<file path="design.v">
module signed_mult_1_17 (out, a, b);
	output 	signed  [17:0]	out;
	input 	signed	[17:0] 	a;
	input 	signed	[17:0] 	b;
	wire 	signed	[35:0]	mult_out;
	assign mult_out = a * b;
	assign out = {mult_out[35], mult_out[33:17]};
endmodule
module OneNode(output signed [17:0] u_2_mid,    
	       input clock,		        
	       input reset,		        
	       input signed [17:0] u_hit_mid,   
	       input signed [17:0] u_1_right,   
	       input signed [17:0] u_1_left,     
	       input signed [17:0] u_1_up,      
	       input signed [17:0] u_1_down    
);  
    reg signed [17:0] u_0_mid_temp;		 
    reg signed [17:0] u_1_mid_temp, u_1_right_temp, u_1_left_temp, u_1_up_temp, u_1_down_temp; 
    wire signed [17:0] temp1,temp2, temp3, temp4;
    parameter [17:0] rho = (1<<17)/20; 
    parameter [17:0] eta = (999<<17)/1000;
    always @ (posedge clock) 
    begin
	if (reset == 0)
	begin
	    u_1_mid_temp = u_hit_mid; 
	    u_0_mid_temp = u_1_mid_temp; 
	    u_1_right_temp = 0; 
	    u_1_left_temp = 0;
	    u_1_up_temp = 0;
	    u_1_down_temp = 0;
   	end
        else
	begin
	    u_0_mid_temp = u_1_mid_temp;  
            u_1_mid_temp = u_2_mid;	   
	    u_1_right_temp = u_1_right;   
	    u_1_left_temp = u_1_left;	   
	    u_1_up_temp = u_1_up;         
	    u_1_down_temp = u_1_down;     
	end
    end
    assign  temp1 = u_1_up_temp + u_1_down_temp + u_1_right_temp + u_1_left_temp - (u_1_mid_temp<<<2);
    signed_mult_1_17 mult_1(.out(temp2),
			    .a(temp1),
                            .b(rho)); 
    assign  temp4 = temp2 + (u_1_mid_temp<<<1) - temp3;
    signed_mult_1_17 mult_2(.out(temp3),
			    .a(u_0_mid_temp),
                            .b(eta)); 
    signed_mult_1_17 mult_3(.out(u_2_mid),
			    .a(temp4),
                            .b(eta)); 
endmodule
module multNodes
#(parameter SIZE = 10)
(output signed [SIZE*SIZE*18-1:0] u_2_mid,    
 input clock,
 input reset,		        
 input signed [SIZE*SIZE*18-1:0] u_hit_mid,   
 input signed [SIZE*SIZE*18-1:0] u_1_right,   
 input signed [SIZE*SIZE*18-1:0] u_1_left,     
 input signed [SIZE*SIZE*18-1:0] u_1_up,      
 input signed [SIZE*SIZE*18-1:0] u_1_down     
);
    genvar i,j,k;
    generate
	for (k = 1; k < SIZE-1; k = k + 1) begin: side
		OneNode nodeUp(.u_2_mid(u_2_mid[(((0)*SIZE+(k))*18) +: 18]),
			       .clock(clock),
		               .reset(reset),
	                       .u_hit_mid(u_hit_mid[(((0)*SIZE+(k))*18) +: 18]),
	                       .u_1_right(u_1_right[(((0)*SIZE+(k+1))*18) +: 18]),
	                       .u_1_left(u_1_left[(((0)*SIZE+(k-1))*18) +: 18]),
	                       .u_1_up(18'sd0),
	       	               .u_1_down(u_1_down[(((1)*SIZE+(k))*18) +: 18]));
		OneNode nodeDown(.u_2_mid(u_2_mid[(((SIZE-1)*SIZE+(k))*18) +: 18]),
			         .clock(clock),
		                 .reset(reset),
	                         .u_hit_mid(u_hit_mid[(((SIZE-1)*SIZE+(k))*18) +: 18]),
	                         .u_1_right(u_1_right[(((SIZE-1)*SIZE+(k+1))*18) +: 18]),
	                         .u_1_left(u_1_left[(((SIZE-1)*SIZE+(k-1))*18) +: 18]),
	                         .u_1_up(u_1_up[(((SIZE-2)*SIZE+(k))*18) +: 18]),
	       	                 .u_1_down(18'sd0));
		OneNode nodeLeft(.u_2_mid(u_2_mid[(((k)*SIZE+(0))*18) +: 18]),
			         .clock(clock),
		                 .reset(reset),
	                         .u_hit_mid(u_hit_mid[(((k)*SIZE+(0))*18) +: 18]),
	                         .u_1_right(u_1_right[(((k)*SIZE+(1))*18) +: 18]),
	                         .u_1_left(18'sd0),
	                         .u_1_up(u_1_up[(((k-1)*SIZE+(0))*18) +: 18]),
	       	                 .u_1_down(u_1_down[(((k+1)*SIZE+(0))*18) +: 18]));
		OneNode nodeRight(.u_2_mid(u_2_mid[(((k)*SIZE+(SIZE-1))*18) +: 18]),
			         .clock(clock),
		                 .reset(reset),
	                         .u_hit_mid(u_hit_mid[(((k)*SIZE+(SIZE-1))*18) +: 18]),
	                         .u_1_right(18'sd0),
	                         .u_1_left(u_1_left[(((k)*SIZE+(SIZE-2))*18) +: 18]),
	                         .u_1_up(u_1_up[(((k+1)*SIZE+(SIZE-1))*18) +: 18]),
	       	                 .u_1_down(u_1_down[(((k-1)*SIZE+(SIZE-1))*18) +: 18]));
	end
    endgenerate
    generate
	for (k = 0; k < SIZE; k = k + 10) begin: corner
		OneNode UpLeftCorner(.u_2_mid(u_2_mid[(((0)*SIZE+(k))*18) +: 18]),
			             .clock(clock),
		                     .reset(reset),
	                             .u_hit_mid(u_hit_mid[(((0)*SIZE+(k))*18) +: 18]),
	                             .u_1_right(u_1_right[(((0)*SIZE+(k+1))*18) +: 18]),
	                             .u_1_left(18'sd0),
	                             .u_1_up(18'sd0),
	       	                     .u_1_down(u_1_down[(((1)*SIZE+(k))*18) +: 18]));
		OneNode UpRightCorner(.u_2_mid(u_2_mid[(((k)*SIZE+(SIZE-1))*18) +: 18]),
			             .clock(clock),
		                     .reset(reset),
	                             .u_hit_mid(u_hit_mid[(((k)*SIZE+(SIZE-1))*18) +: 18]),
	                             .u_1_right(18'sd0),
	                             .u_1_left(u_1_left[(((k)*SIZE+(SIZE-2))*18) +: 18]),
	                             .u_1_up(18'sd0),
	       	                     .u_1_down(u_1_down[(((k+1)*SIZE+(SIZE-1))*18) +: 18]));
		OneNode DownLeftCorner(.u_2_mid(u_2_mid[(((SIZE-1)*SIZE+(k))*18) +: 18]),
			               .clock(clock),
		                       .reset(reset),
	                               .u_hit_mid(u_hit_mid[(((SIZE-1)*SIZE+(k))*18) +: 18]),
	                               .u_1_right(u_1_right[(((SIZE-1)*SIZE+(k+1))*18) +: 18]),
	                               .u_1_left(18'sd0),
	                               .u_1_up(u_1_up[(((SIZE-2)*SIZE+(k))*18) +: 18]),
	       	                      .u_1_down(18'sd0));
		OneNode DownRightCorner(.u_2_mid(u_2_mid[(((SIZE-1)*SIZE+(SIZE-1))*18) +: 18]),
			                .clock(clock),
		                        .reset(reset),
	                                .u_hit_mid(u_hit_mid[(((SIZE-1)*SIZE+(SIZE-1))*18) +: 18]),
	                                .u_1_right(18'sd0),
	                                .u_1_left(u_1_left[(((SIZE-1)*SIZE+(SIZE-2))*18) +: 18]),
	                                .u_1_up(u_1_up[(((SIZE-2)*SIZE+(SIZE-1))*18) +: 18]),
	       	                        .u_1_down(18'sd0));
	end
    endgenerate
    generate
	for (i = 1; i < SIZE-1; i = i + 1) begin: row
	    for (j = 1; j < SIZE-1; j = j + 1) begin: col
		OneNode node(.u_2_mid(u_2_mid[(((i)*SIZE+(j))*18) +: 18]),
			     .clock(clock),
		             .reset(reset),
	                     .u_hit_mid(u_hit_mid[(((i)*SIZE+(j))*18) +: 18]),
	                     .u_1_right(u_1_right[(((i)*SIZE+(j+1))*18) +: 18]),
	                     .u_1_left(u_1_left[(((i)*SIZE+(j-1))*18) +: 18]),
	                     .u_1_up(u_1_up[(((i-1)*SIZE+(j))*18) +: 18]),
	       	             .u_1_down(u_1_down[(((i+1)*SIZE+(j))*18) +: 18]));
	    end
	end
    endgenerate
endmodule
module drum_grid
(input clock,
 input reset,                      
 input  [3*3*18-1:0] u_hit,        
 output [3*3*18-1:0] u_out         
);
    localparam SIZE = 3;
    wire signed [SIZE*SIZE*18-1:0] u_2_mid;
    multNodes #(.SIZE(SIZE)) grid(.u_2_mid(u_2_mid),
		  .clock(clock),
 	          .reset(reset),
 	          .u_hit_mid(u_hit),
 	          .u_1_right(u_2_mid),
 	          .u_1_left(u_2_mid),
 	          .u_1_up(u_2_mid),
 	          .u_1_down(u_2_mid));
    assign u_out = u_2_mid;
endmodule
</file>
<file path="config.mk">
export PLATFORM = sky130hd
export DESIGN_NAME = drum_grid
export DESIGN_NICKNAME = drum_grid
export VERILOG_FILES = /design/flow/design.v
export SDC_FILE = /design/flow/constraint.sdc
export NUM_CORES = 4
export LEC_CHECK = 0
export ABC_AREA = 1
export CAP_MARGIN = 20
export CORE_ASPECT_RATIO = 1.52
export CORE_MARGIN = 7
export CORE_UTILIZATION = 28
export CTS_CLUSTER_DIAMETER = 317
export GPL_ROUTABILITY_DRIVEN = 0
export SLEW_MARGIN = 20
</file>
<file path="run.sh">
#!/bin/bash
# the make line also repeats each setting of config.mk as NAME=value (left out here)
make -C /OpenROAD-flow-scripts/flow DESIGN_CONFIG=/design/flow/config.mk WORK_HOME=/design/flow/orfs CLKGATE_MAP_FILE= finish
</file>
<file path="constraint.sdc">
create_clock -name core_clock -period 25.0 [get_ports {clock}]
set_input_delay 5.0000 -clock core_clock [delete_from_list [all_inputs] [get_ports {clock}]]
set_output_delay 5.0000 -clock core_clock [all_outputs]
set_load 0.01 [all_outputs]
</file>
==> flow_metrics.env, run 1 <==
# implementation run metrics
export IMPL_cpMostUsedCell="fa_1"
export IMPL_insertion_delay_ns=0.84
export IMPL_portBuffers=325
export IMPL_grt_busiest_layer="met2"
export IMPL_ys_seq_share_pct=4.789
export IMPL_fp_dieW_um=704.9
export IMPL_critPathTopFamily="adder cells"
export IMPL_dp_cells=32848
export IMPL_whs_endpoint="grid.side[1].nodeUp.u_0_mid_temp[17]"
export IMPL_first_pass_iters=6
export IMPL_slew_violations=0
export IMPL_fp_utilization_pct=28.10
export IMPL_top_area_cell="fa_1"
export IMPL_worst_path_stages=70
export IMPL_drc=0
export IMPL_required_ns=20.00
export IMPL_cts_hold_buf=0
export IMPL_cap_violations=0
export IMPL_warning_count=293
export IMPL_ys_sh_aoi_pct=6.743
export IMPL_ys_cells=22849
export IMPL_holdCritStartpoint="grid.side[1].nodeUp.u_1_mid_temp[17]"
export IMPL_topCellsByArea="fa_1 42%, ha_1 20%, inv_1 13%"
export IMPL_avgSynthCellArea_um2=8.892
export IMPL_ys_flops=486
export IMPL_area_delta_synth_final_pct=9.290
export IMPL_endpoint="u_out[86]"
export IMPL_cts_max_level=3
export IMPL_utilization_pct=30.71
export IMPL_clock_root_buffer="clkbuf_16"
export IMPL_yosysMostFrequentCell="inv_1"
export IMPL_synth_edff_count=0
export IMPL_r2r_start="grid.side[1].nodeRight.u_1_mid_temp[1]"
export IMPL_reg2reg_depth=64
export IMPL_fp_nets=30520
export IMPL_common_cells="7043 x inv_1, 4292 x fa_1, 3215 x ha_1"
export IMPL_slew_headroom_pct=10.28
export IMPL_max_freq_mhz=42.07
export IMPL_grt_pass1_wl_um=982900
export IMPL_yosysChipArea_mm2=0.2032
export IMPL_setup_viol=0
export IMPL_hold_violations=0
export IMPL_ant_nets=0
export IMPL_crit_path_top_delay_cell="xor2_1"
export IMPL_met1_usage_pct=19.34
export IMPL_synthAdderAreaFrac_pct=62.11
export IMPL_finalNonFillerCells=33107
export IMPL_rsz0062_at_grt="no"
export IMPL_grt_pass1_vias=165904
export IMPL_routed_wirelength_um=651500
export IMPL_cts_sinks=486
export IMPL_crit_arrival_ns=18.77
export IMPL_synth_distinct_cells=67
export IMPL_setup_tns_ns=0
export IMPL_num_vias=152384
export IMPL_period_used_pct=95.08
export IMPL_postCtsSetupBuffers=0
export IMPL_met2_usage_pct=29.94
export IMPL_syn_inst=22849
export IMPL_crit_fanout=18
export IMPL_critPathLaunch="grid.row[1].col[1].node.u_1_mid_temp[0]"
export IMPL_start_kind="register"
export IMPL_synth_simple_area_share_pct=8.518
export IMPL_grt_max_degree=106
export IMPL_hp_class="reg2reg"
export IMPL_ctsResizeCount=0
export IMPL_reg2reg_to="grid.corner[0].UpRightCorner.u_1_down_temp[9]"
export IMPL_die_area_mm2=0.7502
export IMPL_avgRoutedWirePerCell_um=19.68
export IMPL_yosysTopAreaCellShare_pct=42.29
export IMPL_cts_tree="done"
export IMPL_period_needed_ns=23.77
export IMPL_antenna_found_initial=100
export IMPL_slowest_delay_ns=0.59
export IMPL_hold_depth=2
export IMPL_core_mm2=0.7231
export IMPL_nNetsFinal=30926
export IMPL_xor_area_share_pct=4.534
export IMPL_ios=326
export IMPL_fillers=75983
export IMPL_track_usage_pct=17.17
export IMPL_hpwl_um=594900
export IMPL_status="complete, no violations"
export IMPL_yosysWarnings=1
export IMPL_syn_area_mm2=0.2032
export IMPL_async_flop_share_pct=0
export IMPL_met3_usage_pct=3.224
export IMPL_crit_path_end_kind="output port"
export IMPL_worstMarginPinSlew_ns=1.341
export IMPL_cts_buffer_depth=4
export IMPL_crit_type="reg2out"
export IMPL_top_logic_kind="adder cells"
export IMPL_vias_per_cell=4.603
export IMPL_die_h_um=1064
export IMPL_rrSetupSlack_ns=7.27
export IMPL_critPathBufInv=14
export IMPL_rows=385
export IMPL_mux_area_share_pct=0.02217
export IMPL_grt_overflow_total=0
export IMPL_yosys_most_used_dff="dfxtp_1"
export IMPL_cts_buffers=78
export IMPL_drtIter0Drc=9548
export IMPL_path_clk_slew_ns=0.06
export IMPL_clock_skew_ns=0.08476
==> layer usage <==
layer / up-vias / share of wire, %
li1: 69439 / -
met1: 76388 / 36
met2: 4885 / 48
met3: 1610 / 7.4
met4: 62 / 7.7
met5: - / 0.064
==> stage by stage <==
stage	instance area [µm²]	hold slack, ns	setup WS [ns]
after detailed placement	219200	0.4126	2.191
after floorplan	203200	0.4032	4.886
after global routing	222000	0.4414	0.2732
final	222000	0.4266	1.231
after CTS	221700	0.4277	1.242
after global placement	219100	0.4130	2.238
==> cell type report <==
| cell class | count | area, µm² | area share (%) |
|---|---|---|---|
| tap | 9675 | 12110 | 5.452 |
| timing repair buffer | 464 | 4305 | 1.939 |
| inverter | 7052 | 26480 | 11.92 |
| sequential | 486 | 9741 | 4.387 |
| clock buffer | 99 | 2143 | 0.9653 |
| antenna | 123 | 307.8 | 0.1386 |
| multi-input combinational | 15173 | 166600 | 75.01 |
| clock inverter | 35 | 400.4 | 0.1803 |
==> inputs of run 2 (changes only) <==
- CAP_MARGIN: 20 -> 5
- CORE_ASPECT_RATIO: 1.52 -> default
- CORE_MARGIN: 7 -> 2
- CORE_UTILIZATION: 28 -> 72
- CTS_CLUSTER_DIAMETER: 317 -> 254
- CTS_CLUSTER_SIZE: default -> 75
- GPL_ROUTABILITY_DRIVEN: 0 -> default
- PLACE_DENSITY: default -> 0.65
- clock period: 25.0 -> 17.1 ns (I/O delays scaled with it)
==> run 2 against run 1 <==
Effect of this change:
- synthesized area unchanged
- the flow now stops in 5_1_grt
- die size down 62%
- synthesized cell count unchanged
==> flow_metrics.env, run 2 <==
# yosys + openroad results
export IMPL_die_area_mm2=0.2864
export IMPL_ios=326
export IMPL_ys_cells=22849
export IMPL_yosysTopAreaCellShare_pct=42.29
export IMPL_ys_flops=486
export IMPL_xor_area_share_pct=4.534
export IMPL_top_area_cell="fa_1"
export IMPL_syn_inst=22849
export IMPL_yosysMostFrequentCell="inv_1"
export IMPL_yosysChipArea_mm2=0.2032
export IMPL_cts_buffers=15
export IMPL_common_cells="7043 x inv_1, 4292 x fa_1, 3215 x ha_1"
export IMPL_fp_nets=30520
export IMPL_synth_distinct_cells=67
export IMPL_die_h_um=535.2
export IMPL_clock_root_buffer="clkbuf_16"
export IMPL_dp_slack_ns=-1.773
export IMPL_core_mm2=0.2816
export IMPL_cts_buffer_depth=3
export IMPL_firstError="[ERROR GRT-0232] Routing congestion too high. Check the congestion heatmap in the GUI."
export IMPL_synthAdderAreaFrac_pct=62.11
export IMPL_grt_overflow_total=3808
export IMPL_rows=195
export IMPL_mux_area_share_pct=0.02217
export IMPL_async_flop_share_pct=0
export IMPL_cts_sinks=486
export IMPL_syn_area_mm2=0.2032
export IMPL_status="aborted with a tool error"
export IMPL_track_usage_pct=88.05
export IMPL_ys_sh_aoi_pct=6.743
export IMPL_cts_max_level=1
export IMPL_failing_step="5_1_grt"
export IMPL_fp_utilization_pct=72.16
export IMPL_ys_seq_share_pct=4.789
export IMPL_avgSynthCellArea_um2=8.892
export IMPL_dp_cells=30600
export IMPL_postPlaceCellArea_mm2=0.2408
export IMPL_yosys_most_used_dff="dfxtp_1"
export IMPL_portBuffers=325
export IMPL_cts_hold_buf=0
export IMPL_topCellsByArea="fa_1 42%, ha_1 20%, inv_1 13%"
export IMPL_top_logic_kind="adder cells"
export IMPL_synth_simple_area_share_pct=8.518
export IMPL_synth_edff_count=0
export IMPL_place_congestion=1.090
export IMPL_fp_dieW_um=535.2
export IMPL_yosysWarnings=1
export IMPL_hpwl_um=602500
run 2: stage by stage:
step / hold slack (ns) / util [%]
after floorplan: 0.4032 / -
after global placement: 0.4142 / 85.53
after detailed placement: 0.4212 / 85.53
after CTS: 0.4076 / 90.62
run 2: timing repair:
action,in CTS
pin swaps,988
buffers inserted,460
resized,2483
setup endpoints to repair,162
run 2: per-layer routing:
metal  overflow  global-route usage, %
met1        282                  85.03
met2       2058                  100.1
met3        282                  79.19
met4       1165                  90.35
met5         21                  59.39
==> inputs of run 3 (changes only) <==
- ABC_AREA: 1 -> default
- CAP_MARGIN: 5 -> 20
- CORE_UTILIZATION: 72 -> 60
- CTS_CLUSTER_DIAMETER: 254 -> default
- CTS_CLUSTER_SIZE: 75 -> default
- GPL_TIMING_DRIVEN: default -> 1
- MAX_ROUTING_LAYER: default -> met5
- PLACE_DENSITY: 0.65 -> default
- SETUP_SLACK_MARGIN: default -> 5.0
- TNS_END_PERCENT: default -> 75
- clock period: 17.1 -> 20.4 ns (I/O delays scaled with it)
==> run 3 against run 2 <==
Effect of this change:
- the layout now fails its checks (negative setup slack)
- die size rose by 15%
- synthesized cell count down 14%
- synthesized area decreased by 4.2%
==> flow_metrics.env, run 3 <==
# implementation run metrics
export IMPL_crit_arrival_ns=16.60
export IMPL_worstMarginPinSlew_ns=1.245
export IMPL_failed_checks="negative setup slack"
export IMPL_worst_path_stages=74
export IMPL_top_area_cell="fa_1"
export IMPL_portBuffers=325
export IMPL_ys_flops=486
export IMPL_crit_path_top_delay_cell="fa_1"
export IMPL_utilization_pct=71.56
export IMPL_required_ns=16.32
export IMPL_die_area_mm2=0.3289
export IMPL_yosysMostFrequentCell="inv_1"
export IMPL_drc=0
export IMPL_cts_max_level=3
export IMPL_fp_dieW_um=573.5
export IMPL_syn_inst=19654
export IMPL_start_kind="register"
export IMPL_crit_path_end_kind="output port"
export IMPL_fp_nets=27325
export IMPL_hp_class="reg2reg"
export IMPL_place_congestion=1.007
export IMPL_r2r_start="grid.corner[0].DownLeftCorner.u_1_right_temp[2]"
export IMPL_crit_fanout=4
export IMPL_critPathBufInv=23
export IMPL_dp_slack_ns=-0.5605
export IMPL_period_used_pct=101.4
export IMPL_cap_violations=0
export IMPL_grt_overflow_total=0
export IMPL_slowest_delay_ns=0.52
export IMPL_routed_wirelength_um=568500
export IMPL_cts_buffer_depth=4
export IMPL_ys_seq_share_pct=5.000
export IMPL_critPathLaunch="grid.corner[0].DownLeftCorner.u_1_right_temp[2]"
export IMPL_fin_ws_ns=-0.2756
export IMPL_drtIter0Drc=8379
export IMPL_rsz0062_at_grt="yes"
export IMPL_grt_pass1_vias=146749
export IMPL_reg2reg_to="grid.corner[0].DownRightCorner.u_1_mid_temp[16]"
export IMPL_fp_utilization_pct=60.15
export IMPL_max_freq_mhz=48.37
export IMPL_grt_max_degree=86
export IMPL_cts_sinks=486
export IMPL_cpMostUsedCell="fa_1"
export IMPL_topCellsByArea="fa_1 44%, ha_1 21%, inv_1 12%"
export IMPL_vias_per_cell=5.270
export IMPL_cts_buffers=81
export IMPL_grt_pass1_wl_um=873900
export IMPL_combGateArea_mm2=0.1717
export IMPL_hold_depth=2
export IMPL_clock_skew_ns=0.07549
export IMPL_yosysChipArea_mm2=0.1946
export IMPL_rrSetupSlack_ns=0.75
export IMPL_whs_endpoint="grid.side[1].nodeRight.u_0_mid_temp[16]"
export IMPL_endpoint="u_out[161]"
export IMPL_ys_sh_aoi_pct=6.438
export IMPL_slew_headroom_pct=16.35
export IMPL_slew_violations=0
export IMPL_syn_area_mm2=0.1946
export IMPL_status="failed layout checks"
export IMPL_yosys_most_used_dff="dfxtp_1"
export IMPL_synth_edff_count=0
export IMPL_antenna_found_initial=38
export IMPL_synth_simple_area_share_pct=5.434
export IMPL_yosysWarnings=1
export IMPL_ios=326
export IMPL_synth_distinct_cells=107
export IMPL_hold_violations=0
export IMPL_avgRoutedWirePerCell_um=21.69
export IMPL_track_usage_pct=35.31
export IMPL_yosysTopAreaCellShare_pct=44.16
export IMPL_top_logic_kind="adder cells"
export IMPL_hpwl_um=498300
export IMPL_insertion_delay_ns=0.85
export IMPL_path_clk_slew_ns=0.06
export IMPL_warning_count=294
export IMPL_rows=209
export IMPL_clock_root_buffer="clkbuf_16"
export IMPL_fillers=24919
export IMPL_ant_nets=0
export IMPL_common_cells="6226 x inv_1, 4292 x fa_1, 3215 x ha_1"
export IMPL_core_mm2=0.3235
export IMPL_cts_tree="done"
export IMPL_setup_viol=20
export IMPL_first_pass_iters=7
export IMPL_crit_type="reg2out"
export IMPL_ys_cells=19654
export IMPL_mux_area_share_pct=1.076
export IMPL_die_h_um=573.5
export IMPL_period_needed_ns=20.68
export IMPL_async_flop_share_pct=0
export IMPL_avgSynthCellArea_um2=9.900
export IMPL_reg2reg_depth=110
export IMPL_critPathTopFamily="adder cells"
export IMPL_area_delta_synth_final_pct=18.97
export IMPL_nNetsFinal=29474
export IMPL_holdCritStartpoint="grid.side[1].nodeRight.u_1_mid_temp[16]"
export IMPL_synthAdderAreaFrac_pct=64.83
export IMPL_xor_area_share_pct=4.895
export IMPL_seq_area_mm2=0.009798
export IMPL_num_vias=138135
[run 3: cell type report]
cell class,instances,share of cell area (%)
Inverter,6235,10.15
Timing Repair Buffer,2217,7.849
Sequential cell,486,4.233
Tap cell,4325,2.338
Clock inverter,47,0.2973
Antenna cell,25,0.02703
Clock buffer,95,0.9200
Multi-Input combinational cell,12782,74.19
[run 3: metal layers]
| metal | part of all wire (%) | track usage, % | wire [µm] | vias up |
|---|---|---|---|---|
| met5 | 0.022 | 0 | 127 | - |
| met4 | 4.0 | 11.30 | 22560 | 22 |
| met3 | 6.9 | 6.437 | 39100 | 724 |
| met2 | 45 | 54.74 | 257900 | 3409 |
| met1 | 44 | 50.39 | 248800 | 70295 |
| li1 | - | - | - | 63685 |
[run 3: repair_timing]
item,in CTS,in global routing
pin swaps,557,651
setup endpoints to repair,456,476
hold buffers,0,0
buffers inserted,340,276
gates resized,1321,1158
[run 3: through the flow]
step	hold WS (ns)	std cells	area, µm²	TNS (ns)
after CTS	0.4436	25911	224500	-1.659
after global placement	0.4385	25429	214800	-3.961
after floorplan	0.3960	19654	196900	0
final	0.4433	26212	231500	-1.864
after global routing	0.4732	26201	231500	-38.14
after detailed placement	0.4406	25429	214800	-7.741
==> inputs of run 4 (changes only) <==
- CORE_UTILIZATION: 60 -> 72
- PLACE_DENSITY_LB_ADDON: default -> 0.01
- SETUP_SLACK_MARGIN: 5.0 -> default
- clock period: 20.4 -> 16.7 ns (I/O delays scaled with it)
==> run 4 against run 3 <==
Effect of this change:
- the flow now stops in 5_1_grt
- synthesized area stayed put
- synthesized cell count stayed put
- die size fell by 17%
==> flow_metrics.env, run 4 <==
# yosys + openroad results
export IMPL_hpwl_um=609300
export IMPL_cts_max_level=3
export IMPL_yosysWarnings=1
export IMPL_syn_area_mm2=0.1946
export IMPL_cts_buffer_depth=3
export IMPL_track_usage_pct=85.94
export IMPL_cts_buffers=68
export IMPL_fp_utilization_pct=72.49
export IMPL_synth_distinct_cells=107
export IMPL_avgSynthCellArea_um2=9.900
export IMPL_topCellsByArea="fa_1 44%, ha_1 21%, inv_1 12%"
export IMPL_synth_edff_count=0
export IMPL_xor_area_share_pct=4.895
export IMPL_ys_cells=19654
export IMPL_synthAdderAreaFrac_pct=64.83
export IMPL_failing_step="5_1_grt"
export IMPL_yosysChipArea_mm2=0.1946
export IMPL_grt_overflow_total=1944
export IMPL_ys_seq_share_pct=5.000
export IMPL_clock_root_buffer="clkbuf_16"
export IMPL_rows=190
export IMPL_fp_dieW_um=523.8
export IMPL_ys_sh_aoi_pct=6.438
export IMPL_portBuffers=325
export IMPL_mux_area_share_pct=1.076
export IMPL_async_flop_share_pct=0
export IMPL_syn_inst=19654
export IMPL_ios=326
export IMPL_postPlaceCellArea_mm2=0.2383
export IMPL_ys_flops=486
export IMPL_firstError="[ERROR GRT-0116] Global routing finished with congestion. Check the congestion regions in the DRC Viewer."
export IMPL_die_area_mm2=0.2744
export IMPL_top_area_cell="fa_1"
export IMPL_yosysTopAreaCellShare_pct=44.16
export IMPL_place_congestion=1.077
export IMPL_cts_sinks=486
export IMPL_yosys_most_used_dff="dfxtp_1"
export IMPL_die_h_um=523.8
export IMPL_fp_nets=27325
export IMPL_cts_hold_buf=0
export IMPL_dp_slack_ns=-3.473
export IMPL_status="aborted with a tool error"
export IMPL_top_logic_kind="adder cells"
export IMPL_core_mm2=0.2684
export IMPL_yosysMostFrequentCell="inv_1"
export IMPL_common_cells="6226 x inv_1, 4292 x fa_1, 3215 x ha_1"
export IMPL_synth_simple_area_share_pct=5.434
run 4: per-stage QoR:
step	TNS, ns	std cells
CTS	-442.84	28008
floorplan	-134.51	19654
detailed placement	-406.86	27585
global placement	-314.51	27584
run 4: layer usage:
layer,overflow,track usage [%]
met3,196,77.34
met4,620,85.26
met2,962,97.19
met1,148,84.61
met5,18,57.55
run 4: timing repair:
item	in CTS
gates resized	1325
pin swaps	703
setup endpoints to repair	236
setup buffers	325
gates cloned	0
==> inputs of run 5 (changes only) <==
- ABC_AREA: default -> 1
- CAP_MARGIN: 20 -> 0
- CTS_CLUSTER_DIAMETER: default -> 374
- CTS_CLUSTER_SIZE: default -> 95
- GPL_TIMING_DRIVEN: 1 -> default
- MAX_ROUTING_LAYER: met5 -> default
- PLACE_DENSITY: default -> 0.4
- PLACE_DENSITY_LB_ADDON: 0.01 -> default
- TNS_END_PERCENT: 75 -> 10
- clock period: 16.7 -> 7.79 ns (I/O delays scaled with it)
==> run 5 against run 4 <==
Effect of this change:
- the flow again stops in 5_1_grt
- synthesized area is 4.4% higher
- die size rose by 4.4%
- synthesized cell count grew 16%
==> flow_metrics.env, run 5 <==
# yosys + openroad results
export IMPL_status="aborted with a tool error"
export IMPL_failing_step="5_1_grt"
export IMPL_firstError="[ERROR GRT-0116] Global routing finished with congestion. Check the congestion regions in the DRC Viewer."
export IMPL_yosys_most_used_dff="dfxtp_1"
export IMPL_synth_simple_area_share_pct=8.518
export IMPL_yosysTopAreaCellShare_pct=42.29
export IMPL_yosysChipArea_mm2=0.2032
export IMPL_ys_flops=486
export IMPL_grt_overflow_total=10376
export IMPL_synth_edff_count=0
export IMPL_synthAdderAreaFrac_pct=62.11
export IMPL_fp_dieW_um=535.2
export IMPL_top_logic_kind="adder cells"
export IMPL_postPlaceCellArea_mm2=0.2551
export IMPL_cts_buffers=10
export IMPL_common_cells="7043 x inv_1, 4292 x fa_1, 3215 x ha_1"
export IMPL_cts_sinks=486
export IMPL_mux_area_share_pct=0.02217
export IMPL_place_congestion=1.080
export IMPL_die_area_mm2=0.2864
export IMPL_topCellsByArea="fa_1 42%, ha_1 20%, inv_1 13%"
export IMPL_async_flop_share_pct=0
export IMPL_cts_buffer_depth=3
export IMPL_dp_cells=32041
export IMPL_track_usage_pct=81.59
export IMPL_fp_nets=30520
export IMPL_die_h_um=535.2
export IMPL_ys_seq_share_pct=4.789
export IMPL_cts_max_level=1
export IMPL_dp_slack_ns=-9.455
export IMPL_hpwl_um=676000
export IMPL_syn_inst=22849
export IMPL_top_area_cell="fa_1"
export IMPL_syn_area_mm2=0.2032
export IMPL_core_mm2=0.2816
export IMPL_ios=326
export IMPL_clock_root_buffer="clkbuf_16"
export IMPL_yosysWarnings=1
export IMPL_ys_cells=22849
export IMPL_cts_hold_buf=0
export IMPL_yosysMostFrequentCell="inv_1"
export IMPL_xor_area_share_pct=4.534
export IMPL_portBuffers=325
export IMPL_fp_utilization_pct=72.16
export IMPL_rows=195
export IMPL_synth_distinct_cells=67
export IMPL_avgSynthCellArea_um2=8.892
export IMPL_ys_sh_aoi_pct=6.743
## run 5: layer usage
metal,GRT overflow,GRT usage (%)
met1,2060,81.18
met2,4750,97.59
met4,1784,76.55
met5,186,47.67
met3,1596,68.77
## run 5: what timing repair did
item / CTS
resized: 1099
pin swaps: 508
setup endpoints to repair: 486
buffers inserted: 218
## run 5: per-stage QoR
step,hold slack [ns]
floorplan,0.4032
global placement,0.4114
detailed placement,0.4186
CTS,0.4464
==> inputs of run 6 (changes only) <==
- ABC_AREA: 1 -> default
- CAP_MARGIN: 0 -> 30
- CELL_PAD_IN_SITES_GLOBAL_PLACEMENT: default -> 3
- CORE_UTILIZATION: 72 -> 40
- CTS_CLUSTER_DIAMETER: 374 -> default
- CTS_CLUSTER_SIZE: 95 -> default
- PLACE_DENSITY: 0.4 -> default
- SETUP_SLACK_MARGIN: default -> 2.61
- SLEW_MARGIN: 20 -> 40
- TNS_END_PERCENT: 10 -> default
- clock period: 7.79 -> 25.0 ns (I/O delays scaled with it)
==> run 6 against run 5 <==
Effect of this change:
- the run now finishes clean
- die size rose by 72%
- synthesized area is 4.2% lower
- synthesized cell count is 14% lower
==> flow_metrics.env, run 6 <==
# implementation run metrics
export IMPL_die_h_um=701.4
export IMPL_ios=326
export IMPL_critPathTopFamily="adder cells"
export IMPL_max_freq_mhz=45.35
export IMPL_syn_inst=19654
export IMPL_grt_overflow_total=0
export IMPL_start_kind="register"
export IMPL_grt_pass1_wl_um=943900
export IMPL_xor_area_share_pct=4.895
export IMPL_status="complete, no violations"
export IMPL_async_flop_share_pct=0
export IMPL_required_ns=20.00
export IMPL_dp_slack_ns=0.5055
export IMPL_crit_fanout=5
export IMPL_drc=0
export IMPL_fp_utilization_pct=40.10
export IMPL_cts_sinks=486
export IMPL_cts_buffer_depth=4
export IMPL_rows=256
export IMPL_rsz0062_at_grt="yes"
export IMPL_crit_path_top_delay_cell="fa_1"
export IMPL_num_vias=129044
export IMPL_nNetsFinal=28263
export IMPL_mux_area_share_pct=1.076
export IMPL_cts_buffers=81
export IMPL_first_pass_iters=7
export IMPL_r2r_start="grid.side[1].nodeLeft.u_1_mid_temp[0]"
export IMPL_synthAdderAreaFrac_pct=64.83
export IMPL_ys_sh_aoi_pct=6.438
export IMPL_cap_violations=0
export IMPL_hp_class="reg2reg"
export IMPL_critPathBufInv=15
export IMPL_path_clk_slew_ns=0.07
export IMPL_period_used_pct=88.20
export IMPL_worstMarginPinSlew_ns=0.8957
export IMPL_clock_root_buffer="clkbuf_16"
export IMPL_whs_endpoint="grid.corner[0].DownRightCorner.u_0_mid_temp[17]"
export IMPL_routed_wirelength_um=627200
export IMPL_hold_depth=2
export IMPL_clock_skew_ns=0.06342
export IMPL_critPathLaunch="grid.side[1].nodeUp.u_1_mid_temp[0]"
export IMPL_core_mm2=0.4853
export IMPL_avgRoutedWirePerCell_um=23.11
export IMPL_avgSynthCellArea_um2=9.900
export IMPL_hold_violations=0
export IMPL_area_delta_synth_final_pct=13.23
export IMPL_fin_ws_ns=2.951
export IMPL_holdCritStartpoint="grid.corner[0].DownRightCorner.u_1_mid_temp[17]"
export IMPL_utilization_pct=45.40
export IMPL_fillers=47720
export IMPL_synth_edff_count=0
export IMPL_reg2reg_depth=71
export IMPL_die_area_mm2=0.4920
export IMPL_slew_headroom_pct=40.28
export IMPL_warning_count=293
export IMPL_ant_nets=0
export IMPL_common_cells="6226 x inv_1, 4292 x fa_1, 3215 x ha_1"
export IMPL_place_congestion=0.9055
export IMPL_insertion_delay_ns=0.87
export IMPL_reg2reg_to="grid.corner[0].UpLeftCorner.u_1_down_temp[16]"
export IMPL_yosysChipArea_mm2=0.1946
export IMPL_yosysMostFrequentCell="inv_1"
export IMPL_period_needed_ns=22.05
export IMPL_cts_tree="done"
export IMPL_fp_dieW_um=701.4
export IMPL_crit_type="reg2out"
export IMPL_setup_viol=0
export IMPL_slowest_delay_ns=0.54
export IMPL_track_usage_pct=26.14
export IMPL_synth_distinct_cells=107
export IMPL_syn_area_mm2=0.1946
export IMPL_fp_nets=27325
export IMPL_crit_arrival_ns=17.05
export IMPL_cts_max_level=3
export IMPL_cts_hold_buf=0
export IMPL_yosysWarnings=1
export IMPL_portBuffers=325
export IMPL_worst_path_stages=69
export IMPL_antenna_found_initial=51
export IMPL_grt_pass1_vias=141843
export IMPL_crit_path_end_kind="output port"
export IMPL_rrSetupSlack_ns=8.37
export IMPL_endpoint="u_out[35]"
export IMPL_cpMostUsedCell="fa_1"
export IMPL_yosysTopAreaCellShare_pct=44.16
export IMPL_hpwl_um=563600
export IMPL_slew_violations=0
export IMPL_drtIter0Drc=5100
export IMPL_topCellsByArea="fa_1 44%, ha_1 21%, inv_1 12%"
export IMPL_setup_tns_ns=0
export IMPL_synth_simple_area_share_pct=5.434
export IMPL_grt_max_degree=79
export IMPL_yosys_most_used_dff="dfxtp_1"
export IMPL_ys_flops=486
export IMPL_vias_per_cell=4.756
export IMPL_ys_seq_share_pct=5.000
export IMPL_top_logic_kind="adder cells"
export IMPL_whs_ns=0.4172
export IMPL_ys_cells=19654
export IMPL_top_area_cell="fa_1"
==> run 6: area by class of cell <==
class	instances	area (µm²)	share of cell area [%]
multi-input combinational	12782	167500	76.04
inverter	6235	23590	10.71
clock buffer	105	2247	1.020
clock inverter	35	345.3	0.1567
sequential	486	9831	4.462
timing repair buffer	1005	8605	3.906
timing repair inverter	1	5.005	0.002272
antenna	34	85.08	0.03862
tap	6450	8070	3.663
==> run 6: repair_timing <==
item | CTS | global route
cloned | 0 | 1
endpoints found under the setup margin | 161 | 154
pin swaps | 177 | 467
setup buffers | 188 | 271
resized | 674 | 795
==> run 6: metrics by stage <==
stage | instance area (µm²) | instances
after floorplan | 194600 | 19654
after global placement | 207200 | 26496
after detailed placement | 207400 | 26499
after CTS | 214500 | 26827
after global routing | 220200 | 27107
final | 220300 | 27133
==> run 6: layer usage <==
| metal | wire (µm) | share of wire (%) | track usage, % |
|---|---|---|---|
| met4 | 11920 | 1.9 | 4.529 |
| met3 | 21990 | 3.5 | 2.956 |
| met2 | 301300 | 48 | 43.81 |
| met5 | 44 | 0.0070 | 0 |
| met1 | 291900 | 47 | 36.86 |
==> inputs of run 7 (changes only) <==
- CAP_MARGIN: 30 -> 20
- CELL_PAD_IN_SITES_GLOBAL_PLACEMENT: 3 -> default
- CORE_UTILIZATION: 40 -> 72
- SETUP_SLACK_MARGIN: 2.61 -> default
- SLEW_MARGIN: 40 -> 20
- clock period: 25.0 -> 13.1 ns (I/O delays scaled with it)
==> run 7 against run 6 <==
Effect of this change:
- the flow now stops in 5_1_grt
- synthesized area is the same
- die size down 44%
- synthesized cell count unchanged
==> flow_metrics.env, run 7 <==
# yosys + openroad results
export IMPL_yosysWarnings=1
export IMPL_syn_area_mm2=0.1946
export IMPL_ys_cells=19654
export IMPL_synthAdderAreaFrac_pct=64.83
export IMPL_top_area_cell="fa_1"
export IMPL_fp_utilization_pct=72.49
export IMPL_ios=326
export IMPL_firstError="[ERROR GRT-0116] Global routing finished with congestion. Check the congestion regions in the DRC Viewer."
export IMPL_cts_buffers=71
export IMPL_top_logic_kind="adder cells"
export IMPL_cts_max_level=3
export IMPL_mux_area_share_pct=1.076
export IMPL_place_congestion=1.046
export IMPL_hpwl_um=592500
export IMPL_portBuffers=325
export IMPL_synth_simple_area_share_pct=5.434
export IMPL_ys_sh_aoi_pct=6.438
export IMPL_xor_area_share_pct=4.895
export IMPL_failing_step="5_1_grt"
export IMPL_die_area_mm2=0.2744
export IMPL_ys_flops=486
export IMPL_avgSynthCellArea_um2=9.900
export IMPL_core_mm2=0.2684
export IMPL_track_usage_pct=78.74
export IMPL_status="aborted with a tool error"
export IMPL_yosysTopAreaCellShare_pct=44.16
export IMPL_yosys_most_used_dff="dfxtp_1"
export IMPL_postPlaceCellArea_mm2=0.2421
export IMPL_ys_seq_share_pct=5.000
export IMPL_topCellsByArea="fa_1 44%, ha_1 21%, inv_1 12%"
export IMPL_fp_dieW_um=523.8
export IMPL_fp_nets=27325
export IMPL_rows=190
export IMPL_synth_distinct_cells=107
export IMPL_common_cells="6226 x inv_1, 4292 x fa_1, 3215 x ha_1"
export IMPL_die_h_um=523.8
export IMPL_clock_root_buffer="clkbuf_16"
export IMPL_cts_sinks=486
export IMPL_synth_edff_count=0
export IMPL_yosysMostFrequentCell="inv_1"
export IMPL_grt_overflow_total=396
export IMPL_dp_slack_ns=-6.215
export IMPL_syn_inst=19654
export IMPL_async_flop_share_pct=0
export IMPL_yosysChipArea_mm2=0.1946
export IMPL_cts_buffer_depth=3
[run 7: per-stage QoR]
step / cells
CTS: 28473
detailed placement: 28004
floorplan: 19654
global placement: 28004
[run 7: what timing repair did]
action | CTS
hold buffers | 0
gates resized | 1197
pin swaps | 590
setup buffers | 357
setup endpoints to repair | 486
[run 7: per-layer routing]
metal | track usage (%) | GRT overflow
met1 | 76.38 | 15
met2 | 94.75 | 197
met3 | 66.25 | 27
met4 | 79.13 | 154
met5 | 38.95 | 3
==> inputs of run 8 (changes only) <==
- CORE_UTILIZATION: 72 -> 69
- GPL_TIMING_DRIVEN: default -> 0
- MAX_ROUTING_LAYER: default -> met5
- PLACE_DENSITY_LB_ADDON: default -> 0.01
- TNS_END_PERCENT: default -> 75
- clock period: 13.1 -> 24.3 ns (I/O delays scaled with it)
==> run 8 against run 7 <==
Effect of this change:
- synthesized area unchanged
- die size increased by 4.3%
- synthesized cell count unchanged
- the run now finishes clean
==> flow_metrics.env, run 8 <==
# implementation run metrics
export IMPL_cts_buffer_depth=3
export IMPL_reg2reg_to="grid.row[1].col[1].node.u_1_mid_temp[16]"
export IMPL_async_flop_share_pct=0
export IMPL_holdCritStartpoint="grid.corner[0].DownRightCorner.u_1_mid_temp[17]"
export IMPL_drc=0
export IMPL_critPathBufInv=12
export IMPL_insertion_delay_ns=0.74
export IMPL_mux_area_share_pct=1.076
export IMPL_syn_inst=19654
export IMPL_path_clk_slew_ns=0.06
export IMPL_track_usage_pct=38.41
export IMPL_yosysTopAreaCellShare_pct=44.16
export IMPL_endpoint="u_out[81]"
export IMPL_worstMarginPinSlew_ns=1.242
export IMPL_yosysMostFrequentCell="inv_1"
export IMPL_crit_fanout=20
export IMPL_syn_area_mm2=0.1946
export IMPL_required_ns=19.44
export IMPL_xor_area_share_pct=4.895
export IMPL_ant_nets=0
export IMPL_cap_violations=0
export IMPL_cts_tree="done"
export IMPL_yosys_most_used_dff="dfxtp_1"
export IMPL_slew_violations=0
export IMPL_topCellsByArea="fa_1 44%, ha_1 21%, inv_1 12%"
export IMPL_grt_overflow_total=0
export IMPL_synth_distinct_cells=107
export IMPL_core_mm2=0.2799
export IMPL_combGateArea_mm2=0.1624
export IMPL_ys_seq_share_pct=5.000
export IMPL_fp_dieW_um=535.0
export IMPL_hold_depth=2
export IMPL_hp_class="reg2reg"
export IMPL_slew_headroom_pct=16.60
export IMPL_postPlaceCellArea_mm2=0.2033
export IMPL_antenna_found_initial=45
export IMPL_common_cells="6226 x inv_1, 4292 x fa_1, 3215 x ha_1"
export IMPL_dp_cells=23729
export IMPL_num_vias=132783
export IMPL_grt_pass1_wl_um=821000
export IMPL_grt_pass1_vias=141241
export IMPL_die_h_um=535.0
export IMPL_hold_violations=0
export IMPL_yosysChipArea_mm2=0.1946
export IMPL_ys_flops=486
export IMPL_clock_skew_ns=0.05491
export IMPL_period_needed_ns=23.59
export IMPL_r2r_start="grid.corner[0].DownLeftCorner.u_1_right_temp[9]"
export IMPL_vias_per_cell=5.540
export IMPL_crit_path_top_delay_cell="fa_2"
export IMPL_ys_sh_aoi_pct=6.438
export IMPL_crit_path_end_kind="output port"
export IMPL_crit_arrival_ns=18.73
export IMPL_start_kind="register"
export IMPL_fin_area_mm2=0.2078
export IMPL_cts_buffers=67
export IMPL_cts_sinks=486
export IMPL_nNetsFinal=27838
export IMPL_avgSynthCellArea_um2=9.900
export IMPL_grt_max_degree=35
export IMPL_max_freq_mhz=42.38
export IMPL_synth_edff_count=0
export IMPL_warning_count=289
export IMPL_rrSetupSlack_ns=6.44
export IMPL_status="complete, no violations"
export IMPL_fp_nets=27325
export IMPL_place_congestion=1.015
export IMPL_reg2reg_depth=67
export IMPL_ys_cells=19654
export IMPL_cts_max_level=3
export IMPL_finalNonFillerCells=23970
export IMPL_clock_root_buffer="clkbuf_16"
export IMPL_hpwl_um=474200
export IMPL_ios=326
export IMPL_critPathLaunch="grid.corner[0].DownLeftCorner.u_1_right_temp[9]"
export IMPL_routed_wirelength_um=526700
export IMPL_avgRoutedWirePerCell_um=21.97
export IMPL_critPathTopFamily="adder cells"
export IMPL_fp_utilization_pct=69.52
export IMPL_top_area_cell="fa_1"
export IMPL_portBuffers=324
export IMPL_worst_path_stages=64
export IMPL_whs_endpoint="grid.corner[0].DownRightCorner.u_0_mid_temp[17]"
export IMPL_yosysWarnings=1
export IMPL_drtIter0Drc=9046
export IMPL_synth_simple_area_share_pct=5.434
export IMPL_area_delta_synth_final_pct=6.810
export IMPL_fillers=20981
export IMPL_synthAdderAreaFrac_pct=64.83
export IMPL_period_used_pct=97.09
export IMPL_top_logic_kind="adder cells"
export IMPL_die_area_mm2=0.2863
export IMPL_seq_area_mm2=0.009763
export IMPL_cpMostUsedCell="fa_1"
export IMPL_cts_hold_buf=0
export IMPL_slowest_delay_ns=0.64
export IMPL_first_pass_iters=8
export IMPL_crit_type="reg2out"
export IMPL_rows=194
export IMPL_setup_viol=0
==> run 8: cell type report <==
cell class                 count  share of cell area, %
multi-input combinational  12784                  78.14
inverter                    6235                  11.29
sequential                   486                  4.698
tap                         3724                  2.242
timing repair buffer         442                  2.179
clock buffer                  82                 0.9025
buffer                       151                 0.3113
clock inverter                39                 0.2065
antenna                       27                0.03251
==> run 8: metal layers <==
| layer | part of all wire, % | vias up | GRT usage, % |
|---|---|---|---|
| met2 | 46 | 4288 | 60.48 |
| met3 | 7.8 | 983 | 7.019 |
| met4 | 5.9 | 14 | 17.72 |
| li1 | - | 60464 | - |
| met5 | 0.018 | - | 0 |
| met1 | 40 | 67034 | 52.04 |
==> run 8: repair_timing <==
| action | CTS | global route |
|---|---|---|
| gates cloned | 1 | 1 |
| endpoints found under the setup margin | 55 | 105 |
| hold endpoints to repair | 0 | 0 |
| gates resized | 44 | 211 |
| pin swaps | 4 | 32 |
| setup buffers | 12 | 77 |
==> run 8: through the flow <==
step	hold WS, ns	utilization, %	setup WS, ns	TNS [ns]
2_1_floorplan	0.3960	-	2.677	0
4_1_cts	0.4403	73.59	0.01552	0
3_3_place_gp	0.4208	72.35	-1.612	-14.42
6_report	0.4337	74.26	0.7064	0
5_1_grt	0.4826	74.24	-0.05980	-0.2523
3_5_place_dp	0.4257	72.64	-0.3952	-1.487
==> inputs of run 9 (changes only) <==
- ABC_AREA: default -> 1
- CORE_UTILIZATION: 69 -> 72
- CTS_CLUSTER_DIAMETER: default -> 370
- CTS_CLUSTER_SIZE: default -> 100
- GPL_TIMING_DRIVEN: 0 -> default
- MAX_ROUTING_LAYER: met5 -> default
- PLACE_DENSITY: default -> 0.4
- PLACE_DENSITY_LB_ADDON: 0.01 -> default
- TNS_END_PERCENT: 75 -> default
- clock period: 24.3 -> 7.93 ns (I/O delays scaled with it)
==> run 9 against run 8 <==
Effect of this change:
- the run now fails in 5_1_grt
- synthesized cell count increased by 16%
- die size barely moved
- synthesized area up 4.4%
==> flow_metrics.env, run 9 <==
# yosys + openroad results
export IMPL_yosys_most_used_dff="dfxtp_1"
export IMPL_rows=195
export IMPL_synth_edff_count=0
export IMPL_place_congestion=1.077
export IMPL_yosysTopAreaCellShare_pct=42.29
export IMPL_fp_dieW_um=535.2
export IMPL_ys_seq_share_pct=4.789
export IMPL_die_area_mm2=0.2864
export IMPL_grt_overflow_total=8047
export IMPL_avgSynthCellArea_um2=8.892
export IMPL_ios=326
export IMPL_clock_root_buffer="clkbuf_16"
export IMPL_syn_inst=22849
export IMPL_cts_buffer_depth=3
export IMPL_syn_area_mm2=0.2032
export IMPL_yosysWarnings=1
export IMPL_die_h_um=535.2
export IMPL_yosysChipArea_mm2=0.2032
export IMPL_core_mm2=0.2816
export IMPL_cts_buffers=10
export IMPL_fp_nets=30520
export IMPL_yosysMostFrequentCell="inv_1"
export IMPL_synthAdderAreaFrac_pct=62.11
export IMPL_top_area_cell="fa_1"
export IMPL_ys_sh_aoi_pct=6.743
export IMPL_synth_distinct_cells=67
export IMPL_status="aborted with a tool error"
export IMPL_dp_cells=31974
export IMPL_xor_area_share_pct=4.534
export IMPL_portBuffers=325
export IMPL_ys_flops=486
export IMPL_synth_simple_area_share_pct=8.518
export IMPL_failing_step="5_1_grt"
export IMPL_async_flop_share_pct=0
export IMPL_track_usage_pct=93.43
export IMPL_top_logic_kind="adder cells"
export IMPL_topCellsByArea="fa_1 42%, ha_1 20%, inv_1 13%"
export IMPL_hpwl_um=714900
export IMPL_fp_utilization_pct=72.16
export IMPL_mux_area_share_pct=0.02217
export IMPL_ys_cells=22849
export IMPL_cts_max_level=1
export IMPL_firstError="[ERROR GRT-0116] Global routing finished with congestion. Check the congestion regions in the DRC Viewer."
export IMPL_common_cells="7043 x inv_1, 4292 x fa_1, 3215 x ha_1"
export IMPL_cts_sinks=486
-- run 9: routing by layer --
| layer | overflow | GRT usage, % |
|---|---|---|
| met5 | 40 | 66.71 |
| met4 | 2095 | 99.27 |
| met3 | 460 | 82.99 |
| met2 | 5030 | 106.8 |
| met1 | 422 | 88.63 |
-- run 9: repair_timing --
action / in CTS
resized: 1240
hold buffers: 0
endpoints found under the setup margin: 486
setup buffers: 229
pin swaps: 560
cloned: 0
-- run 9: per-stage QoR --
| stage | setup slack [ns] | cell area (µm²) | hold slack, ns |
|---|---|---|---|
| 2_1_floorplan | -7.748 | 209700 | 0.4032 |
| 3_3_place_gp | -8.532 | 257700 | 0.4089 |
| 3_5_place_dp | -9.232 | 257700 | 0.4242 |
| 4_1_cts | -9.054 | 264600 | 0.4597 |
==> inputs of run 10 (changes only) <==
- CTS_CLUSTER_DIAMETER: 370 -> 234
- CTS_CLUSTER_SIZE: 100 -> default
- PLACE_DENSITY: 0.4 -> default
- PLACE_DENSITY_LB_ADDON: default -> 0.08
- clock period: 7.93 -> 17.9 ns (I/O delays scaled with it)
==> run 10 against run 9 <==
Effect of this change:
- the flow again stops in 5_1_grt
- die size unchanged
- synthesized cell count unchanged
- synthesized area is the same
==> flow_metrics.env, run 10 <==
# yosys + openroad results
export IMPL_fp_dieW_um=535.2
export IMPL_clock_root_buffer="clkbuf_16"
export IMPL_cts_buffer_depth=3
export IMPL_synth_edff_count=0
export IMPL_syn_area_mm2=0.2032
export IMPL_cts_max_level=3
export IMPL_top_logic_kind="adder cells"
export IMPL_place_congestion=1.117
export IMPL_cts_buffers=69
export IMPL_dp_slack_ns=-1.207
export IMPL_topCellsByArea="fa_1 42%, ha_1 20%, inv_1 13%"
export IMPL_synthAdderAreaFrac_pct=62.11
export IMPL_status="aborted with a tool error"
export IMPL_yosysMostFrequentCell="inv_1"
export IMPL_ys_sh_aoi_pct=6.743
export IMPL_common_cells="7043 x inv_1, 4292 x fa_1, 3215 x ha_1"
export IMPL_cts_sinks=486
export IMPL_xor_area_share_pct=4.534
export IMPL_die_h_um=535.2
export IMPL_fp_utilization_pct=72.16
export IMPL_top_area_cell="fa_1"
export IMPL_portBuffers=325
export IMPL_failing_step="5_1_grt"
export IMPL_ys_cells=22849
export IMPL_fp_nets=30520
export IMPL_yosysWarnings=1
export IMPL_yosysTopAreaCellShare_pct=42.29
export IMPL_die_area_mm2=0.2864
export IMPL_async_flop_share_pct=0
export IMPL_postPlaceCellArea_mm2=0.2366
export IMPL_hpwl_um=590400
export IMPL_mux_area_share_pct=0.02217
export IMPL_yosys_most_used_dff="dfxtp_1"
export IMPL_ys_seq_share_pct=4.789
export IMPL_yosysChipArea_mm2=0.2032
export IMPL_ios=326
export IMPL_track_usage_pct=83.15
export IMPL_firstError="[ERROR GRT-0232] Routing congestion too high. Check the congestion heatmap in the GUI."
export IMPL_rows=195
export IMPL_avgSynthCellArea_um2=8.892
export IMPL_grt_overflow_total=4170
export IMPL_synth_distinct_cells=67
export IMPL_synth_simple_area_share_pct=8.518
export IMPL_dp_cells=30118
export IMPL_ys_flops=486
export IMPL_syn_inst=22849
export IMPL_core_mm2=0.2816
[run 10: layer usage]
layer  global-route usage, %  GRT overflow
met3                   68.36           125
met1                   80.08           145
met2                   99.90          2740
met5                   44.79            15
met4                   87.24          1145
[run 10: timing repair]
| action | in CTS |
|---|---|
| buffers inserted | 453 |
| hold buffers | 0 |
| endpoints found under the setup margin | 162 |
| resized | 2283 |
| pin swaps | 931 |
[run 10: stage by stage]
step	TNS, ns
CTS	-85.45
global placement	-57.03
floorplan	-0.0009939
detailed placement	-106.27
==> inputs of run 11 (changes only) <==
- CORE_UTILIZATION: 72 -> 71
- CTS_CLUSTER_DIAMETER: 234 -> default
- PLACE_DENSITY_LB_ADDON: 0.08 -> 0.13
- SETUP_SLACK_MARGIN: default -> 2.79
- clock period: 17.9 -> 15.1 ns (I/O delays scaled with it)
==> run 11 against run 10 <==
Effect of this change:
- the run again fails in 5_1_grt
- synthesized cell count unchanged
- die size grew 1.4%
- synthesized area did not move
==> flow_metrics.env, run 11 <==
# yosys + openroad results
export IMPL_async_flop_share_pct=0
export IMPL_yosysTopAreaCellShare_pct=42.29
export IMPL_track_usage_pct=89.01
export IMPL_fp_nets=30520
export IMPL_ys_cells=22849
export IMPL_avgSynthCellArea_um2=8.892
export IMPL_fp_utilization_pct=71.30
export IMPL_syn_area_mm2=0.2032
export IMPL_xor_area_share_pct=4.534
export IMPL_top_area_cell="fa_1"
export IMPL_rows=196
export IMPL_yosys_most_used_dff="dfxtp_1"
export IMPL_top_logic_kind="adder cells"
export IMPL_synthAdderAreaFrac_pct=62.11
export IMPL_synth_distinct_cells=67
export IMPL_status="aborted with a tool error"
export IMPL_topCellsByArea="fa_1 42%, ha_1 20%, inv_1 13%"
export IMPL_failing_step="5_1_grt"
export IMPL_mux_area_share_pct=0.02217
export IMPL_common_cells="7043 x inv_1, 4292 x fa_1, 3215 x ha_1"
export IMPL_syn_inst=22849
export IMPL_cts_max_level=3
export IMPL_cts_sinks=486
export IMPL_yosysWarnings=1
export IMPL_die_area_mm2=0.2904
export IMPL_ys_seq_share_pct=4.789
export IMPL_die_h_um=538.9
export IMPL_fp_dieW_um=538.9
export IMPL_core_mm2=0.2850
export IMPL_cts_buffer_depth=4
export IMPL_firstError="[ERROR GRT-0116] Global routing finished with congestion. Check the congestion regions in the DRC Viewer."
export IMPL_clock_root_buffer="clkbuf_16"
export IMPL_portBuffers=325
export IMPL_hpwl_um=670100
export IMPL_ys_flops=486
export IMPL_yosysMostFrequentCell="inv_1"
export IMPL_yosysChipArea_mm2=0.2032
export IMPL_ys_sh_aoi_pct=6.743
export IMPL_synth_simple_area_share_pct=8.518
export IMPL_ios=326
export IMPL_place_congestion=1.072
export IMPL_dp_cells=31790
export IMPL_synth_edff_count=0
export IMPL_grt_overflow_total=6288
export IMPL_cts_buffers=75
==> run 11: per-layer routing <==
metal	overflow	GRT usage [%]
met5	48	56.75
met4	1830	95.41
met3	348	76.74
met2	3721	103.3
met1	341	84.91
==> run 11: repair_timing <==
action                                  in CTS
resized                                   1617
setup buffers                              321
hold buffers                                 0
endpoints found under the setup margin     486
pin swaps                                  709
==> run 11: metrics by stage <==
stage                     util (%)  area, µm²  worst slack [ns]  TNS, ns  hold WS (ns)
after floorplan                  -     209200            -2.030  -118.40        0.4032
after detailed placement     89.57     255200            -3.188  -432.46        0.4179
after global placement       89.57     255200            -2.918  -354.11        0.4088
after CTS                    93.50     266400            -3.290  -489.90        0.4285
==> inputs of run 12 (changes only) <==
- CORE_UTILIZATION: 71 -> 72
- CTS_CLUSTER_DIAMETER: default -> 254
- CTS_CLUSTER_SIZE: default -> 75
- PLACE_DENSITY: default -> 0.66
- PLACE_DENSITY_LB_ADDON: 0.13 -> default
- SETUP_SLACK_MARGIN: 2.79 -> -1.1
- clock period: 15.1 -> 17.0 ns (I/O delays scaled with it)
==> run 12 against run 11 <==
Effect of this change:
- the run again fails in 5_1_grt
- die size down 1.4%
- synthesized cell count unchanged
- synthesized area unchanged
==> flow_metrics.env, run 12 <==
# yosys + openroad results
export IMPL_status="aborted with a tool error"
export IMPL_failing_step="5_1_grt"
export IMPL_firstError="[ERROR GRT-0232] Routing congestion too high. Check the congestion heatmap in the GUI."
export IMPL_avgSynthCellArea_um2=8.892
export IMPL_top_area_cell="fa_1"
export IMPL_xor_area_share_pct=4.534
export IMPL_ys_flops=486
export IMPL_cts_hold_buf=0
export IMPL_async_flop_share_pct=0
export IMPL_rows=195
export IMPL_clock_root_buffer="clkbuf_16"
export IMPL_ios=326
export IMPL_synth_edff_count=0
export IMPL_topCellsByArea="fa_1 42%, ha_1 20%, inv_1 13%"
export IMPL_track_usage_pct=76.24
export IMPL_yosysMostFrequentCell="inv_1"
export IMPL_die_area_mm2=0.2864
export IMPL_yosys_most_used_dff="dfxtp_1"
export IMPL_grt_overflow_total=1109
export IMPL_syn_inst=22849
export IMPL_die_h_um=535.2
export IMPL_ys_sh_aoi_pct=6.743
export IMPL_mux_area_share_pct=0.02217
export IMPL_hpwl_um=609400
export IMPL_synth_distinct_cells=67
export IMPL_dp_slack_ns=-2.252
export IMPL_yosysChipArea_mm2=0.2032
export IMPL_yosysWarnings=1
export IMPL_cts_sinks=486
export IMPL_place_congestion=1.068
export IMPL_synth_simple_area_share_pct=8.518
export IMPL_common_cells="7043 x inv_1, 4292 x fa_1, 3215 x ha_1"
export IMPL_syn_area_mm2=0.2032
export IMPL_yosysTopAreaCellShare_pct=42.29
export IMPL_ys_cells=22849
export IMPL_portBuffers=325
export IMPL_fp_nets=30520
export IMPL_cts_buffer_depth=3
export IMPL_top_logic_kind="adder cells"
export IMPL_fp_utilization_pct=72.16
export IMPL_core_mm2=0.2816
export IMPL_cts_buffers=14
export IMPL_cts_max_level=1
export IMPL_fp_dieW_um=535.2
export IMPL_ys_seq_share_pct=4.789
export IMPL_synthAdderAreaFrac_pct=62.11
-- run 12: per-layer routing --
layer | GRT usage [%] | GRT overflow
met1 | 76.98 | 111
met2 | 92.15 | 527
met3 | 61.44 | 88
met4 | 72.00 | 373
met5 | 41.86 | 10
-- run 12: stage by stage --
stage          std cells  hold WS (ns)  area (µm²)  TNS (ns)
2_1_floorplan      22849        0.4032      203200    -17.59
3_5_place_dp       30571        0.4175      240000   -235.06
4_1_cts            30709        0.4533      245800   -252.93
3_3_place_gp       30571        0.4068      240000   -176.06
-- run 12: what timing repair did --
action	in CTS
pin swaps	318
resized	1078
setup buffers	157
hold endpoints to repair	0
endpoints found under the setup margin	162
